==> flow/design.v (excerpt) <==
module top(input clk, por, reset, start_stop, mode, edit_shift, inc, output reg buzzer, output [0:6] seg,output [3:0] digit,output reg [4:0] mode_value);
reg [1:0] edit_place;
reg [5:0] seconds,minutes;
reg [4:0] hours;
reg [5:0] seconds_temp,minutes_temp;
reg [4:0] hours_temp;
reg [5:0] al_minutes;
reg [4:0] al_hours;
reg [4:0] day_temp;
reg [3:0] month_temp;
wire [3:0] ones,tens,hundreds,thousands;
parameter clock = 0;
parameter edit =1;
parameter timer =2; 
parameter stop_watch=3;
parameter alarm=4;
parameter tm_stop=0;
parameter tm_start=1;
parameter sw_stop=0;
parameter sw_start=1;
parameter alarm_off=0;
parameter alarm_on=1;
reg tm_state, tm_nstate;
reg sw_state, sw_nstate;
reg alarm_state, alarm_nstate;
reg [2:0] state, nstate;   
reg trigger;
reg sclk;
integer count;
reg[31:0] scount;
reg[31:0] a_count;
digits digits_1(clk,reset,state,seconds,minutes,hours,ones,tens,hundreds,thousands);
seven_seg seven_seg_1(clk,por,reset,state,start_stop,inc,tm_state,sw_state,alarm_state,scount,edit_place,ones,tens,hundreds,thousands,seg,digit);
 always @(posedge clk) begin
     if(por) begin
         count<=0;
         sclk<=0;
     end
     else if(count==49) begin 
         count<=0;
         sclk<=~sclk;
     end 
     else count<=count+1;
 end
 always @(posedge clk) begin
  if(por) begin
	seconds_temp<=0;
	minutes_temp<=0;
	hours_temp<=0;
	buzzer<=0;
	a_count<=0;
  end
  else begin
	if(state==edit) begin
		if(edit_place==0 || edit_place==1) begin
			if (reset==1 && scount==16) begin
				hours_temp<=hours;
				minutes_temp<=minutes;
				seconds_temp<=seconds;
			end
			else if (inc==1 && scount==16) begin
				hours_temp<=hours;
				minutes_temp<=minutes;
			end
		end
	end
	if(sclk==1'b1 && count==0) begin  
		seconds_temp<=seconds_temp + 1; 
		if(seconds_temp==59) begin 
			seconds_temp<=0;  
			minutes_temp<=minutes_temp + 1;
			if(minutes_temp==59) begin 
				minutes_temp<=0; 
  ...
Size: ~3000 cells after synthesis, ~240 flip-flops, about 24 I/O pins, ~19000 um2 of cells after synthesis.
export LEC_CHECK = 0
export ABC_AREA = 1
export CAP_MARGIN = 20
export CELL_PAD_IN_SITES_DETAIL_PLACEMENT = 1
export CORE_MARGIN = 2
export CORE_UTILIZATION = 40
export CTS_CLUSTER_SIZE = 44
export GPL_TIMING_DRIVEN = 0
export MAX_ROUTING_LAYER = met4
export MIN_ROUTING_LAYER = met2
export SLEW_MARGIN = 35
export TNS_END_PERCENT = 40
create_clock -name core_clock -period 10.0 [get_ports {clk}]
run.sh (not shown) runs the stock make flow with config.mk's settings and CLKGATE_MAP_FILE=.
Next try:
==> flow/config.mk (replaced) <==
export PLATFORM = sky130hd
export DESIGN_NAME = top
export DESIGN_NICKNAME = top
export VERILOG_FILES = /design/flow/design.v
export SDC_FILE = /design/flow/constraint.sdc
export NUM_CORES = 4
export LEC_CHECK = 0
export CAP_MARGIN = 20
export CORE_MARGIN = 2
export CORE_UTILIZATION = 17
export SLEW_MARGIN = 20
==> flow/constraint.sdc (replaced) <==
create_clock -name core_clock -period 7.58 [get_ports {clk}]
set_input_delay 1.5160 -clock core_clock [delete_from_list [all_inputs] [get_ports {clk}]]
set_output_delay 1.5160 -clock core_clock [all_outputs]
set_load 0.01 [all_outputs]
Outcome:
- wire length drops by 35%
- cell count falls by 0.97%
- design area went down by 4.0%
- combinational power goes down by 51%
- total power is higher by 2.1%
- count of clock-buffer cells in the layout grows by 7
- sequential power rises by 27%
Next try:
--- a/flow/config.mk
+++ b/flow/config.mk
@@ -8 +8,2 @@
-export CAP_MARGIN = 20
+export ABC_AREA = 1
+export CAP_MARGIN = 10
@@ -10 +11,3 @@
-export CORE_UTILIZATION = 17
+export CORE_UTILIZATION = 72
+export CTS_CLUSTER_DIAMETER = 259
+export SETUP_SLACK_MARGIN = 0.61
==> flow/constraint.sdc (replaced) <==
create_clock -name core_clock -period 5.06 [get_ports {clk}]
set_input_delay 1.0120 -clock core_clock [delete_from_list [all_inputs] [get_ports {clk}]]
set_output_delay 1.0120 -clock core_clock [all_outputs]
set_load 0.01 [all_outputs]
What happened:
- die area decreases by 74%
- cell area rises by 0.64%
- synthesized cell count went up by 28%
- combinational power is higher to 3.5 times its value
- clock skew is lower by 0.012 ns
- sequential cell count is unchanged
- critical path depth went up by 6
- total power rises by 75%
- sequential power goes up by 57%
- global-route usage is higher by 34 points
- non-clock buffer count drops by 4
Next try:
--- a/flow/config.mk
+++ b/flow/config.mk
@@ -12,2 +12,4 @@
-export CTS_CLUSTER_DIAMETER = 259
-export SETUP_SLACK_MARGIN = 0.61
+export CTS_CLUSTER_DIAMETER = 28
+export HOLD_SLACK_MARGIN = -0.09
+export PLACE_DENSITY_LB_ADDON = 0.21
+export SETUP_SLACK_MARGIN = 1.03
==> flow/constraint.sdc (replaced) <==
create_clock -name core_clock -period 4.21 [get_ports {clk}]
set_input_delay 0.8420 -clock core_clock [delete_from_list [all_inputs] [get_ports {clk}]]
set_output_delay 0.8420 -clock core_clock [all_outputs]
set_load 0.01 [all_outputs]
The changed run ended with an error in global routing (5_1_grt), error ODB-0269.
Die size does not change.
Synthesized cell count is unchanged.
Synthesized area is unchanged.

========
top again, from the RTL that the note above started with.
export LEC_CHECK = 0
export ABC_AREA = 0
export CAP_MARGIN = 20
export CELL_PAD_IN_SITES_GLOBAL_PLACEMENT = 2
export CORE_ASPECT_RATIO = 0.64
export CORE_MARGIN = 6
export CORE_UTILIZATION = 23
export CTS_CLUSTER_DIAMETER = 141
export GPL_TIMING_DRIVEN = 0
export HOLD_SLACK_MARGIN = 0.06
export MAX_ROUTING_LAYER = met4
export MIN_ROUTING_LAYER = met2
export SLEW_MARGIN = 40
create_clock -name core_clock -period 7.73 [get_ports {clk}]
Change:
Settings changed: ABC_AREA 0 to default, CELL_PAD_IN_SITES_GLOBAL_PLACEMENT 2 to default, CORE_ASPECT_RATIO 0.64 to default, CORE_MARGIN 6 to 2, CORE_UTILIZATION 23 to 40, CTS_CLUSTER_DIAMETER 141 to default, GPL_TIMING_DRIVEN 0 to default, HOLD_SLACK_MARGIN 0.06 to default, MAX_ROUTING_LAYER met4 to default, MIN_ROUTING_LAYER met2 to default, SETUP_SLACK_MARGIN from default to 1.57, SLEW_MARGIN 40 to 20.
Clock period 7.73 ns to 7.58 ns, I/O delays scaled along.
Result:
- The new run completed without violations
- total power came out lower by a few percent
- design area came out lower by a few percent
- first-iteration DRC count came out lower by well over a third
- combinational power came out lower by a quarter to a third
- worst setup slack is better by 1.5 ns
- count of clock-buffer cells in the layout came out higher by 3
- global-route usage came out lower by 12 points
- synthesized area stays the same
- sequential cell count stays the same
Change:
Settings changed: CORE_UTILIZATION 40 to 63, CTS_CLUSTER_SIZE from default to 76, HOLD_SLACK_MARGIN from default to 0.3, SETUP_SLACK_MARGIN 1.57 to -0.42.
Clock period 7.58 ns to 7.0 ns, I/O delays scaled along.
Result: Setup slack loses 0.85 ns. Routed wire length goes down by 4.6%. Sequential cell count does not change. Final area falls by 2.7%. Global-route usage climbs by 12 points. Hold slack hardly moves. Via count is higher by 2.9%. Total power goes up by 3.7%.
Change:
Settings changed: CTS_CLUSTER_SIZE 76 to 77.
Effect:
- sequential power stays flat
- register-to-register slack is about the same
- total power does not change
- critical path depth stays the same
- clock power hardly moves

========
Starting RTL as in the previous note.
clock: 4.21 ns
lec_check: 0
abc_area: 1
cap_margin: 5
cell_pad_in_sites_global_placement: 0
core_aspect_ratio: 0.92
core_margin: 2
core_utilization: 72
cts_cluster_diameter: 26
cts_cluster_size: 46
gpl_routability_driven: 1
place_density_lb_addon: 0.19
setup_slack_margin: 0.51
slew_margin: 40
tns_end_percent: 100
Next try:
- ABC_AREA: 1 -> not set
- CAP_MARGIN: 5 -> 20
- CELL_PAD_IN_SITES_GLOBAL_PLACEMENT: 0 -> not set
- CORE_ASPECT_RATIO: 0.92 -> not set
- CORE_UTILIZATION: 72 -> 58
- CTS_CLUSTER_DIAMETER: 26 -> not set
- CTS_CLUSTER_SIZE: 46 -> not set
- GPL_ROUTABILITY_DRIVEN: 1 -> not set
- PLACE_DENSITY_LB_ADDON: 0.19 -> not set
- SETUP_SLACK_MARGIN: 0.51 -> -0.42
- SLEW_MARGIN: 40 -> 20
- TNS_END_PERCENT: 100 -> not set
- clock period: 4.21 -> 7.0 ns (I/O delays scaled with it)
Outcome:
- cell area falls by about 13%
- register-to-register slack gains 1.6 ns
- synthesized area came out lower by about 6.6%
- routed wire length went down by about 24%
- count of clock-buffer cells in the layout drops by 28
- setup slack improves by 0.79 ns
- synthesized cell count falls by about 22%
Next try:
- CORE_UTILIZATION: 58 -> 70
- CTS_CLUSTER_DIAMETER: not set -> 27
- CTS_CLUSTER_SIZE: not set -> 36
- MAX_ROUTING_LAYER: not set -> met4
- SETUP_SLACK_MARGIN: -0.42 -> 1.21
- clock period: 7.0 -> 4.58 ns (I/O delays scaled with it)
Effect:
- routed wire length grows by 30%
- cell area grows by 12%
- clock skew grows by 0.024 ns
- sequential power grows by 53%
- utilization grows by 23 points
- setup slack loses 0.47 ns
- synthesized cell count does not change
- global-route usage grows by 18 points
- die size shrinks by about 17%
- total power grows by about 120%
- synthesized area stays the same
Next try:
- ABC_AREA: not set -> 1
- CORE_UTILIZATION: 70 -> 72
- CTS_CLUSTER_DIAMETER: 27 -> not set
- CTS_CLUSTER_SIZE: 36 -> not set
- MAX_ROUTING_LAYER: met4 -> not set
- PLACE_DENSITY_LB_ADDON: not set -> 0.2
- SETUP_SLACK_MARGIN: 1.21 -> not set
- clock period: 4.58 -> 6.66 ns (I/O delays scaled with it)
Cell area fell by a few percent.
Global-route usage fell by 5.9 points.
Worst setup slack gains 0.48 ns.
First-iteration DRC count fell by a quarter to a third.
Non-clock buffer count fell by 93.
Synthesized cell count rose by a quarter to a third.
Synthesized area rose by a little under a tenth.
Clock skew fell by 0.017 ns.
Power is estimated from default activity; no workload was simulated.
